==> flow/design.v (excerpt) <==
module maxfinder(clk, rst, start, x1, x2, x3, x4, eps, done, result);
For scale: about 1,400 cells after synthesis, roughly 120 flip-flops, about 34 I/O pins, ~0.013 mm2 of cells after synthesis.
Settings: LEC_CHECK=0, CAP_MARGIN=20, CORE_ASPECT_RATIO=1.18, CORE_MARGIN=2, CORE_UTILIZATION=70, CTS_CLUSTER_DIAMETER=396, CTS_CLUSTER_SIZE=25, PLACE_DENSITY_LB_ADDON=0.0, SETUP_SLACK_MARGIN=1.21, SLEW_MARGIN=20; clock period 6.16 ns.
run.sh (not shown) runs the stock make flow with config.mk's settings and CLKGATE_MAP_FILE=.
The first run completed with no timing, DRC or antenna violations.
==> next run, changes <==
==> flow/config.mk (replaced) <==
export PLATFORM = sky130hd
export DESIGN_NAME = maxfinder
export DESIGN_NICKNAME = maxfinder
export VERILOG_FILES = /design/flow/design.v
export SDC_FILE = /design/flow/constraint.sdc
export NUM_CORES = 4
export LEC_CHECK = 0
export CAP_MARGIN = 20
export CORE_MARGIN = 2
export CORE_UTILIZATION = 65
export SLEW_MARGIN = 20
==> flow/constraint.sdc (replaced) <==
create_clock -name core_clock -period 5.02 [get_ports {clk}]
set_input_delay 1.0040 -clock core_clock [delete_from_list [all_inputs] [get_ports {clk}]]
set_output_delay 1.0040 -clock core_clock [all_outputs]
set_load 0.01 [all_outputs]
Result:
- The new run finished with setup timing left
- combinational power rises by 31%
- clock-buffer cell count falls by 2
- clock power rises by about 20%
- hold slack barely changes
- critical path depth stays the same
- wire length rises by 1.5%
- non-clock buffer count rises by 112
- via count rises by 3.2%
- global-route usage falls by 0.57 points
- area after synthesis is unchanged
- utilization falls by 0.91 points
==> next run, changes <==
--- a/flow/config.mk
+++ b/flow/config.mk
@@ -7,5 +7,7 @@
 export LEC_CHECK = 0
+export ABC_AREA = 1
 export CAP_MARGIN = 20
 export CORE_MARGIN = 2
-export CORE_UTILIZATION = 65
+export CORE_UTILIZATION = 68
+export CTS_CLUSTER_SIZE = 74
 export SLEW_MARGIN = 20
=> The new run finished but fails on setup timing. Combinational power went up by 37%. Clock power decreases by about 4%. Global-route usage is about the same. Via count climbs by 6.8%. Core utilization grows by 3.0 points. Final area goes down by 0.91%. Setup slack improves by 0.44 ns. Routed wire length rose by 6.6%.
==> next run, changes <==
--- a/flow/config.mk
+++ b/flow/config.mk
@@ -10,4 +10,6 @@
 export CORE_MARGIN = 2
-export CORE_UTILIZATION = 68
+export CORE_UTILIZATION = 72
+export CTS_CLUSTER_DIAMETER = 317
 export CTS_CLUSTER_SIZE = 74
+export PLACE_DENSITY = 0.37
 export SLEW_MARGIN = 20
==> flow/constraint.sdc (replaced) <==
create_clock -name core_clock -period 5.01 [get_ports {clk}]
set_input_delay 1.0020 -clock core_clock [delete_from_list [all_inputs] [get_ports {clk}]]
set_output_delay 1.0020 -clock core_clock [all_outputs]
set_load 0.01 [all_outputs]
The new run reached the layout checks and failed them: setup timing.
Worst hold slack hardly moves.
Sequential share of layout area stays flat.
Area after synthesis stays the same.
Clock power decreases by about 7%.
Routed wire length rises by 8.4%.
Register-to-register slack improved by 0.02 ns.
Worst setup slack gets better by 0.021 ns.
Clock-buffer cell count is unchanged.
Utilization increases by 3.6 points.
Cell area fell by 0.75%.

* * *

oak:
Starting RTL as in the previous note.
// maxfinder
module maxfinder(clk, rst, start, x1, x2, x3, x4, eps, done, result);
Settings: LEC_CHECK=0, ABC_AREA=1, CAP_MARGIN=5, CORE_MARGIN=2, CORE_UTILIZATION=72, CTS_CLUSTER_DIAMETER=360, CTS_CLUSTER_SIZE=59, PLACE_DENSITY=0.35, SETUP_SLACK_MARGIN=-0.08, SLEW_MARGIN=20; clock period 4.57 ns.
From the logs: oak reached the end of the flow and failed the layout checks with max-capacitance violations, negative setup slack.
> inputs changed (oak -> pine)
Settings: PLACE_DENSITY_LB_ADDON: unset -> 0.26; CTS_CLUSTER_SIZE: 59 -> 13; CTS_CLUSTER_DIAMETER: 360 -> unset; CAP_MARGIN: 5 -> 20; SETUP_SLACK_MARGIN: -0.08 -> unset; PLACE_DENSITY: 0.35 -> unset; the clock period (ns, I/O delays scaled along): 4.57 -> 4.51.
Notes after the runs:
pine did not finish; the tool stopped in 5_1_grt with error GRT-0232. On number of clock sinks seen by CTS, pine tracks oak almost exactly. Looking at number of gates resized after CTS, pine sits above oak. [compare] base=oak new=pine: core region area barely changed; area of placed instances climbed about 0.9%; post-CTS setup buffer count climbed 3.
Edits applied to the flow inputs when going from pine to birch:
Settings: ABC_AREA no longer set, was 1; PLACE_DENSITY_LB_ADDON no longer set, was 0.26; CORE_UTILIZATION now 40, was 72; CTS_CLUSTER_SIZE no longer set, was 13; the clock period (ns, I/O delays scaled along) now 9.0, was 4.51.
Results
- Diff pine -> birch: cell count after synthesis fell by about 10%; synthesized area fell by about 0.33%; chip area estimate from yosys synthesis fell by 41 um2.
- birch reached the end of the flow, and the finished layout is clean on the timing, DRC and antenna checks.
- In terms of proportion of synthesized chip area in sequential cells, pine and birch differ only marginally.
- birch ends up with a total number of placement rows that is 33% higher than in pine.
- [birch] chip height rose 45 um relative to pine

* * *

maxfinder again, from the RTL that the note above started with.
Settings: LEC_CHECK=0, ABC_AREA=1, CAP_MARGIN=20, CORE_MARGIN=2, CORE_UTILIZATION=72, CTS_CLUSTER_DIAMETER=258, CTS_CLUSTER_SIZE=74, PLACE_DENSITY=0.38, SETUP_SLACK_MARGIN=1.51, SLEW_MARGIN=20; clock period 5.18 ns.
The first run completed, yet does not pass: negative setup slack.
Next try:
--- a/flow/config.mk
+++ b/flow/config.mk
@@ -11,6 +11,5 @@
 export CORE_UTILIZATION = 72
-export CTS_CLUSTER_DIAMETER = 258
 export CTS_CLUSTER_SIZE = 74
-export PLACE_DENSITY = 0.38
-export SETUP_SLACK_MARGIN = 1.51
+export HOLD_SLACK_MARGIN = 0.29
+export PLACE_DENSITY_LB_ADDON = 0.26
 export SLEW_MARGIN = 20
==> flow/constraint.sdc (replaced) <==
create_clock -name core_clock -period 5.01 [get_ports {clk}]
set_input_delay 1.0020 -clock core_clock [delete_from_list [all_inputs] [get_ports {clk}]]
set_output_delay 1.0020 -clock core_clock [all_outputs]
set_load 0.01 [all_outputs]
Result: The new run died in global routing (5_1_grt). Synthesized area stays the same. Synthesized cell count does not change. Die area stays the same.
Next try:
--- a/flow/config.mk
+++ b/flow/config.mk
@@ -8,8 +8,9 @@
 export ABC_AREA = 1
-export CAP_MARGIN = 20
+export CAP_MARGIN = 0
 export CORE_MARGIN = 2
 export CORE_UTILIZATION = 72
+export CTS_CLUSTER_DIAMETER = 39
 export CTS_CLUSTER_SIZE = 74
-export HOLD_SLACK_MARGIN = 0.29
-export PLACE_DENSITY_LB_ADDON = 0.26
+export PLACE_DENSITY = 0.67
+export SETUP_SLACK_MARGIN = 1.39
 export SLEW_MARGIN = 20
Result:
- The new run completed and failed the layout checks on negative setup slack
- die area is unchanged
- area after synthesis does not change
- synthesized cell count is unchanged
Next try:
--- a/flow/config.mk
+++ b/flow/config.mk
@@ -8,9 +8,8 @@
 export ABC_AREA = 1
-export CAP_MARGIN = 0
+export CAP_MARGIN = 20
 export CORE_MARGIN = 2
 export CORE_UTILIZATION = 72
-export CTS_CLUSTER_DIAMETER = 39
+export CTS_CLUSTER_DIAMETER = 236
 export CTS_CLUSTER_SIZE = 74
-export PLACE_DENSITY = 0.67
-export SETUP_SLACK_MARGIN = 1.39
+export PLACE_DENSITY = 0.35
 export SLEW_MARGIN = 20
Effect: The changed run produced a layout that fails on negative setup slack; register-to-register slack improved by 0.02 ns; worst setup slack improved by 0.025 ns; first-iteration DRC count goes up by 34%; synthesized area is unchanged; clock-buffer cell count goes down by 1; utilization goes up by 0.58 points; cell count goes up by 2.7%.
No activity file was given, so power comes from the tool's default toggle rates.
